==> flow/design.v (excerpt) <==
module ARM(
	input clk, rst,
	output [32 - 1:0] imem_addr,
	input [32 - 1:0] imem_data,
	output [32 - 1:0] dmem_addr,
	output [32 - 1:0] dmem_wdata,
	output dmem_read,
	output dmem_write,
	input [32 - 1:0] dmem_rdata,
	input dmem_ready
);
For scale: ~900 flip-flops, ~170 I/O pins.
clock: 13.3 ns
lec_check: 0
cap_margin: 5
cell_pad_in_sites_detail_placement: 0
cell_pad_in_sites_global_placement: 2
core_margin: 6
core_utilization: 40
cts_cluster_diameter: 286
cts_cluster_size: 89
gpl_routability_driven: 0
hold_slack_margin: 0.08
max_routing_layer: met4
min_routing_layer: met2
place_density: 0.53
slew_margin: 35
tns_end_percent: 10
run.sh (not shown) runs the stock make flow with config.mk's settings and CLKGATE_MAP_FILE=.
The starting point aborted during global routing with GRT-0116.
Rerun with:
- CAP_MARGIN: 5 -> 20
- CELL_PAD_IN_SITES_DETAIL_PLACEMENT: 0 -> not set
- CELL_PAD_IN_SITES_GLOBAL_PLACEMENT: 2 -> not set
- CORE_MARGIN: 6 -> 2
- CORE_UTILIZATION: 40 -> 29
- CTS_CLUSTER_DIAMETER: 286 -> 279
- CTS_CLUSTER_SIZE: 89 -> not set
- GPL_ROUTABILITY_DRIVEN: 0 -> not set
- HOLD_SLACK_MARGIN: 0.08 -> not set
- MAX_ROUTING_LAYER: met4 -> not set
- MIN_ROUTING_LAYER: met2 -> not set
- PLACE_DENSITY: 0.53 -> 0.9
- SETUP_SLACK_MARGIN: not set -> -0.35
- SLEW_MARGIN: 35 -> 20
- TNS_END_PERCENT: 10 -> 70
What happened: With this change the flow completed, yet does not pass: setup timing. Synthesized area stays the same. Die size goes up by 32%. Synthesized cell count is unchanged.
Rerun with:
- CORE_UTILIZATION: 29 -> 58
- CTS_CLUSTER_DIAMETER: 279 -> not set
- PLACE_DENSITY: 0.9 -> not set
- SETUP_SLACK_MARGIN: -0.35 -> not set
- TNS_END_PERCENT: 70 -> 5
- clock period: 13.3 -> 13.4 ns (I/O delays scaled with it)
The new run reached the layout checks and failed them: setup timing.
Global-route usage rises by 30 points.
Power falls by 0.83%.
Routed wire length rose by 0.52%.
Flip-flop count stays the same.
Setup slack is better by 0.035 ns.
Cell area decreases by 3.0%.
Sequential share of layout area is higher by 0.89 points.
Rerun with:
- CORE_UTILIZATION: 58 -> 40
- TNS_END_PERCENT: 5 -> not set
- clock period: 13.4 -> 24.5 ns (I/O delays scaled with it)
- This time the run ran to the end with no violations
- worst hold slack stays flat
- design area is lower by 12%
- utilization went down by 29 points
- count of clock-buffer cells in the layout went up by 20
- total power shrinks by about 55%
- die size grows by about 44%
- via count decreases by about 15%
Rerun with:
- CORE_UTILIZATION: 40 -> 50
- SETUP_SLACK_MARGIN: not set -> 2.86
- clock period: 24.5 -> 11.0 ns (I/O delays scaled with it)
Result:
- With this change the flow died in global routing
- synthesized area does not change
- synthesized cell count stays the same
- die area went down by 20%
Rerun with:
- CORE_UTILIZATION: 50 -> 57
- SETUP_SLACK_MARGIN: 2.86 -> not set
- TNS_END_PERCENT: not set -> 5
- clock period: 11.0 -> 17.1 ns (I/O delays scaled with it)
Effect: This time the run completed, yet does not pass: setup timing; synthesized area stays the same; die area is lower by 12%; synthesized cell count stays the same.

---

Setup of middle:
Starting RTL as in the previous note.
clock: 29.9 ns
lec_check: 0
cap_margin: 20
cell_pad_in_sites_global_placement: 3
core_margin: 3
core_utilization: 26
cts_cluster_diameter: 56
cts_cluster_size: 31
hold_slack_margin: 0.26
max_routing_layer: met4
place_density: 0.52
setup_slack_margin: -0.52
slew_margin: 5
tns_end_percent: 50
Both conditions hold for middle: the flow ran to the end and the final layout passed the timing, DRC and antenna checks.
Changes in east relative to middle:
- a deleted CELL_PAD_IN_SITES_GLOBAL_PLACEMENT that had been 3
- a deleted PLACE_DENSITY that had been 0.52
- a change of SLEW_MARGIN from 5 to 20
- a change of CORE_MARGIN from 3 to 2
- a change of SETUP_SLACK_MARGIN from -0.52 to 2.75
- a deleted CTS_CLUSTER_DIAMETER that had been 56
- a deleted TNS_END_PERCENT that had been 50
- a deleted HOLD_SLACK_MARGIN that had been 0.26
- a deleted MAX_ROUTING_LAYER that had been met4
- a deleted CTS_CLUSTER_SIZE that had been 31
- a change of CORE_UTILIZATION from 26 to 50
- a change of the clock period (ns, I/O delays scaled along) from 29.9 to 11.0
Results
- east did not run to completion, as it errored out during global routing (5_1_grt).
- For die boundary width, dividing the value from middle by the value from east gives 1.4.
- From middle to east the numbers moved as follows: count of placed standard cells including taps lower; number of setup buffers added after CTS increased by 183 relative to the old numbers; synthesized cell area has remained practically unchanged; initial core utilization went up by 24 points; overall die height has decreased.
- Diff middle..east | instance tally after logic synthesis | unchanged
- east vs middle: total cell area at the placement stage up in east
- Routability congestion estimate from global placement of east exceeds that of middle by more than 10%.

---

Starting RTL as in the previous note.
Settings: LEC_CHECK=0, CAP_MARGIN=20, CELL_PAD_IN_SITES_GLOBAL_PLACEMENT=3, CORE_MARGIN=3, CORE_UTILIZATION=26, CTS_CLUSTER_DIAMETER=51, HOLD_SLACK_MARGIN=0.26, MAX_ROUTING_LAYER=met4, PLACE_DENSITY_LB_ADDON=0.06, SETUP_SLACK_MARGIN=-0.52, SLEW_MARGIN=5; clock period 12.9 ns.
The starting point reached the layout checks and failed them: setup timing.
Change:
- CELL_PAD_IN_SITES_GLOBAL_PLACEMENT: 3 -> not set
- CORE_MARGIN: 3 -> 2
- CORE_UTILIZATION: 26 -> 72
- CTS_CLUSTER_DIAMETER: 51 -> not set
- CTS_CLUSTER_SIZE: not set -> 31
- HOLD_SLACK_MARGIN: 0.26 -> not set
- MAX_ROUTING_LAYER: met4 -> not set
- PLACE_DENSITY_LB_ADDON: 0.06 -> not set
- SETUP_SLACK_MARGIN: -0.52 -> not set
- SLEW_MARGIN: 5 -> 20
- clock period: 12.9 -> 13.9 ns (I/O delays scaled with it)
Effect: The new run stopped in 5_1_grt on GRT-0116. Area after synthesis is unchanged. Die area went down by 64%. Synthesized cell count is unchanged.

---

Starting RTL as in the previous note.
clock: 11.0 ns
lec_check: 0
cap_margin: 20
core_margin: 2
core_utilization: 53
setup_slack_margin: 2.92
slew_margin: 20
tns_end_percent: 5
The starting point failed in global routing (5_1_grt).
Edit:
CELL_PAD_IN_SITES_GLOBAL_PLACEMENT = 0   (was default)
CORE_UTILIZATION = 55   (was 53)
CTS_CLUSTER_DIAMETER = 380   (was default)
PLACE_DENSITY_LB_ADDON = 0.1   (was default)
SETUP_SLACK_MARGIN = -0.52   (was 2.92)
clock period = 18.7 ns   (was 11.0 ns; I/O delays follow)
What happened: The changed run finished but failed the layout checks on setup timing. Die area falls by 3.6%. Area after synthesis is unchanged. Synthesized cell count is unchanged.
Edit:
CORE_UTILIZATION = 61   (was 55)
CTS_CLUSTER_DIAMETER = 51   (was 380)
MAX_ROUTING_LAYER = met4   (was default)
SETUP_SLACK_MARGIN = 5.0   (was -0.52)
clock period = 19.2 ns   (was 18.7 ns; I/O delays follow)
Result:
- With this change the flow stopped in global routing (5_1_grt)
- die size shrinks by roughly a tenth
- synthesized cell count is unchanged
- synthesized area is unchanged
Edit:
CELL_PAD_IN_SITES_GLOBAL_PLACEMENT = default   (was 0)
CORE_UTILIZATION = 50   (was 61)
CTS_CLUSTER_DIAMETER = default   (was 51)
MAX_ROUTING_LAYER = default   (was met4)
PLACE_DENSITY_LB_ADDON = default   (was 0.1)
SETUP_SLACK_MARGIN = -1.02   (was 5.0)
TNS_END_PERCENT = 40   (was 5)
clock period = 11.0 ns   (was 19.2 ns; I/O delays follow)
=> This time the run finished with setup timing left. Die size rises by 22%. Area after synthesis is unchanged. Synthesized cell count stays the same.
Edit:
ABC_AREA = 1   (was default)
CORE_UTILIZATION = 57   (was 50)
SETUP_SLACK_MARGIN = 2.91   (was -1.02)
TNS_END_PERCENT = 5   (was 40)
clock period = 11.4 ns   (was 11.0 ns; I/O delays follow)
The changed run did not get past global routing (5_1_grt) with GRT-0116.
Synthesized cell count goes up by 20%.
Area after synthesis goes up by 1.4%.
Die area goes down by 11%.
Edit:
CORE_ASPECT_RATIO = 0.53   (was default)
HOLD_SLACK_MARGIN = 0.28   (was default)
SETUP_SLACK_MARGIN = 2.82   (was 2.91)
clock period = 11.0 ns   (was 11.4 ns; I/O delays follow)
The changed run stopped in global routing (5_1_grt).
Synthesized area does not change.
Die size stays flat.
Synthesized cell count does not change.

---

ARM again, from the RTL that the note above started with.
## ARM
module ARM(
	input clk, rst,
	output [32 - 1:0] imem_addr,
	input [32 - 1:0] imem_data,
	output [32 - 1:0] dmem_addr,
	output [32 - 1:0] dmem_wdata,
	output dmem_read,
	output dmem_write,
	input [32 - 1:0] dmem_rdata,
	input dmem_ready
);
	wire frwrd_mode = 1'b1;  
	wire freeze, branch_taken, flush;
	wire[32 - 1:0] 	PC_IF, PC_IF_Reg,
								PC_ID, PC_ID_Reg,
								PC_EXE, PC_EXE_Reg,
								PC_MEM, PC_MEM_Reg,
								PC_WB;
	wire [3:0] actual_status_register_out; 
	wire[32 - 1:0] 	Instruction_IF, Instruction_IF_Reg;
	wire hazard;
	assign freeze = hazard;
	wire branch_taken_ID_Reg;
	assign flush = branch_taken_ID_Reg;
	wire branch_taken_EXE;
	assign branch_taken_EXE = branch_taken_ID_Reg;
	wire [32 - 1 : 0] branch_address_EXE;
	wire freeze_MEM;  
	IF_Stage IF_Stage(
		.clk(clk), 
		.rst(rst),
		.freeze(freeze | freeze_MEM), 
		.branch_taken(branch_taken_EXE),
		.branch_addr(branch_address_EXE),
		.PC(PC_IF),
		.instruction(Instruction_IF),
		.imem_addr(imem_addr),
		.imem_data(imem_data)
	);
	IF_Stage_Reg IF_Stage_Reg(
		.clk(clk), 
		.rst(rst),
		.freeze(freeze | freeze_MEM), 
		.flush(flush),
		.PC_in(PC_IF), 
		.instruction_in(Instruction_IF),
  ...
export LEC_CHECK = 0
export ABC_AREA = 0
export CAP_MARGIN = 5
export CELL_PAD_IN_SITES_GLOBAL_PLACEMENT = 3
export CORE_MARGIN = 2
export CORE_UTILIZATION = 72
export CTS_CLUSTER_DIAMETER = 235
export CTS_CLUSTER_SIZE = 68
export MAX_ROUTING_LAYER = met4
export MIN_ROUTING_LAYER = met1
export PLACE_DENSITY_LB_ADDON = 0.06
export SETUP_SLACK_MARGIN = 0.05
export SLEW_MARGIN = 20
export TNS_END_PERCENT = 40
create_clock -name core_clock -period 21.1 [get_ports {clk}]
The first run aborted during global placement without I/O (FLW-0024).
Next try:
Settings changed: ABC_AREA 0 to 1, CAP_MARGIN 5 to 20, CELL_PAD_IN_SITES_GLOBAL_PLACEMENT 3 to default, CTS_CLUSTER_DIAMETER 235 to 348, CTS_CLUSTER_SIZE 68 to 98, MAX_ROUTING_LAYER met4 to default, MIN_ROUTING_LAYER met1 to default, PLACE_DENSITY from default to 0.36, PLACE_DENSITY_LB_ADDON 0.06 to default, SETUP_SLACK_MARGIN 0.05 to default, TNS_END_PERCENT 40 to 10.
Clock period 21.1 ns to 10.7 ns, I/O delays scaled along.
What happened:
- The changed run failed in global routing with GRT-0232
- area after synthesis increases by 1.4%
- die area increases by 1.3%
- synthesized cell count increases by 20%
Next try:
Settings changed: CAP_MARGIN 20 to 40, CORE_ASPECT_RATIO from default to 0.5, SETUP_SLACK_MARGIN from default to 3.16.
Outcome: The new run aborted during global routing, error GRT-0232; synthesized area does not change; die size hardly moves; synthesized cell count stays the same.
Next try:
Settings changed: CAP_MARGIN 40 to 20, CORE_ASPECT_RATIO 0.5 to default, CTS_CLUSTER_DIAMETER 348 to 27, CTS_CLUSTER_SIZE 98 to 72, PLACE_DENSITY 0.36 to default, PLACE_DENSITY_LB_ADDON from default to 0.01, SETUP_SLACK_MARGIN 3.16 to 3.59, TNS_END_PERCENT 10 to default.
Clock period 10.7 ns to 13.4 ns, I/O delays scaled along.
=> The changed run stopped in global routing (GRT-0116); die size stays flat; area after synthesis is unchanged; synthesized cell count does not change.
Next try:
Settings changed: ABC_AREA 1 to default, CAP_MARGIN 20 to 25, CELL_PAD_IN_SITES_GLOBAL_PLACEMENT from default to 0, CTS_CLUSTER_DIAMETER 27 to 29, CTS_CLUSTER_SIZE 72 to 25, SETUP_SLACK_MARGIN 3.59 to 3.53.
Clock period 13.4 ns to 22.3 ns, I/O delays scaled along.
The new run ended with an error in global routing.
Area after synthesis came out lower by 1.3%.
Synthesized cell count went down by 17%.
Die size decreases by 1.3%.

---

Starting RTL as in the previous note.
clock: 12.9 ns
lec_check: 0
cap_margin: 20
cell_pad_in_sites_global_placement: 3
core_margin: 3
core_utilization: 26
cts_cluster_diameter: 56
hold_slack_margin: 0.26
max_routing_layer: met4
place_density: 0.52
setup_slack_margin: -0.52
slew_margin: 5
The first run completed, yet does not pass: setup timing.
Change:
==> flow/config.mk (replaced) <==
export PLATFORM = sky130hd
export DESIGN_NAME = ARM
export DESIGN_NICKNAME = ARM
export VERILOG_FILES = /design/flow/design.v
export SDC_FILE = /design/flow/constraint.sdc
export NUM_CORES = 4
export LEC_CHECK = 0
export CAP_MARGIN = 20
export CELL_PAD_IN_SITES_GLOBAL_PLACEMENT = 0
export CORE_MARGIN = 2
export CORE_UTILIZATION = 57
export CTS_CLUSTER_DIAMETER = 51
export PLACE_DENSITY_LB_ADDON = 0.1
export SETUP_SLACK_MARGIN = -0.52
export SLEW_MARGIN = 20
export TNS_END_PERCENT = 5
==> flow/constraint.sdc (replaced) <==
create_clock -name core_clock -period 19.2 [get_ports {clk}]
set_input_delay 3.8400 -clock core_clock [delete_from_list [all_inputs] [get_ports {clk}]]
set_output_delay 3.8400 -clock core_clock [all_outputs]
set_load 0.01 [all_outputs]
After rerunning:
- The changed run finished but failed the layout checks on setup timing
- global-route usage grows by 20 points
- final cell count shrinks by 24%
- routed wire length shrinks by 25%
- count of clock-buffer cells in the layout shrinks by 49
- utilization grows by 30 points
- non-clock buffer count shrinks by 1072
- sequential share of layout area grows by 5.5 points
- total power shrinks by 46%
- clock power shrinks by 48%

---

## run 1
ARM again, from the RTL that the note above started with.
==> flow/config.mk <==
export PLATFORM = sky130hd
export DESIGN_NAME = ARM
export DESIGN_NICKNAME = ARM
export VERILOG_FILES = /design/flow/design.v
export SDC_FILE = /design/flow/constraint.sdc
export NUM_CORES = 4
export LEC_CHECK = 0
export CAP_MARGIN = 20
export CELL_PAD_IN_SITES_GLOBAL_PLACEMENT = 0
export CORE_MARGIN = 2
export CORE_UTILIZATION = 57
export CTS_CLUSTER_DIAMETER = 380
export CTS_CLUSTER_SIZE = 15
export PLACE_DENSITY_LB_ADDON = 0.1
export SETUP_SLACK_MARGIN = -0.52
export SLEW_MARGIN = 20
export TNS_END_PERCENT = 5
==> flow/constraint.sdc <==
create_clock -name core_clock -period 15.4 [get_ports {clk}]
set_input_delay 3.0800 -clock core_clock [delete_from_list [all_inputs] [get_ports {clk}]]
set_output_delay 3.0800 -clock core_clock [all_outputs]
set_load 0.01 [all_outputs]
[flow] run 1 | stages: complete | final checks: fail | reason: setup timing
The inputs of run 2 differ from those of run 1 as listed below.
Settings: SETUP_SLACK_MARGIN now 3.12, was -0.52; CORE_UTILIZATION now 55, was 57; CTS_CLUSTER_SIZE no longer set, was 15; the clock period (ns, I/O delays scaled along) now 11.2, was 15.4.
## What came out
Run 2 never completed, since it errored out during global routing (5_1_grt).
In run 2 the number of buffers created by CTS turned out 35% higher than in run 1.
The run showing the smaller cell total after placement is run 1.
Run 1 -> run 2: Yosys chip area delta 0, exact match
Reported for run 1 and run 2, fraction of registers with async set/reset turned out identical to the last digit.
| final HPWL from detailed placement | run 2 vs run 1 | 6.4 mm higher |
Comparing run 1 and run 2, the higher setup slack after placement is on run 1.
| synthesized area | run 2 vs run 1 | ≈ equal |
Run 1 has higher effective utilization at floorplan than run 2.
Run 1 has a lower buffers inserted during post-CTS setup optimization than run 2.
Final estimated routing congestion in global placement, run 1 and run 2: larger value in run 1
--- input diff run 2..run 3 ---
Settings: CORE_UTILIZATION now 57, was 55; SETUP_SLACK_MARGIN now 3.71, was 3.12; CTS_CLUSTER_DIAMETER now 51, was 380; ABC_AREA now 1, previously not set; the clock period (ns, I/O delays scaled along) now 12.6, was 11.2.
### Flow results
- Stage in which a tool error killed run 3: global routing (5_1_grt).
- In the tables for run 2 and run 3, row count reads higher with run 2.
- The post-synthesis cell area of run 3 was inferior to that of run 2.
- [run 3] mean instance size in the synthesized netlist fell 16% relative to run 2
Power figures rest on the tool's default switching activity, not on a simulated workload.
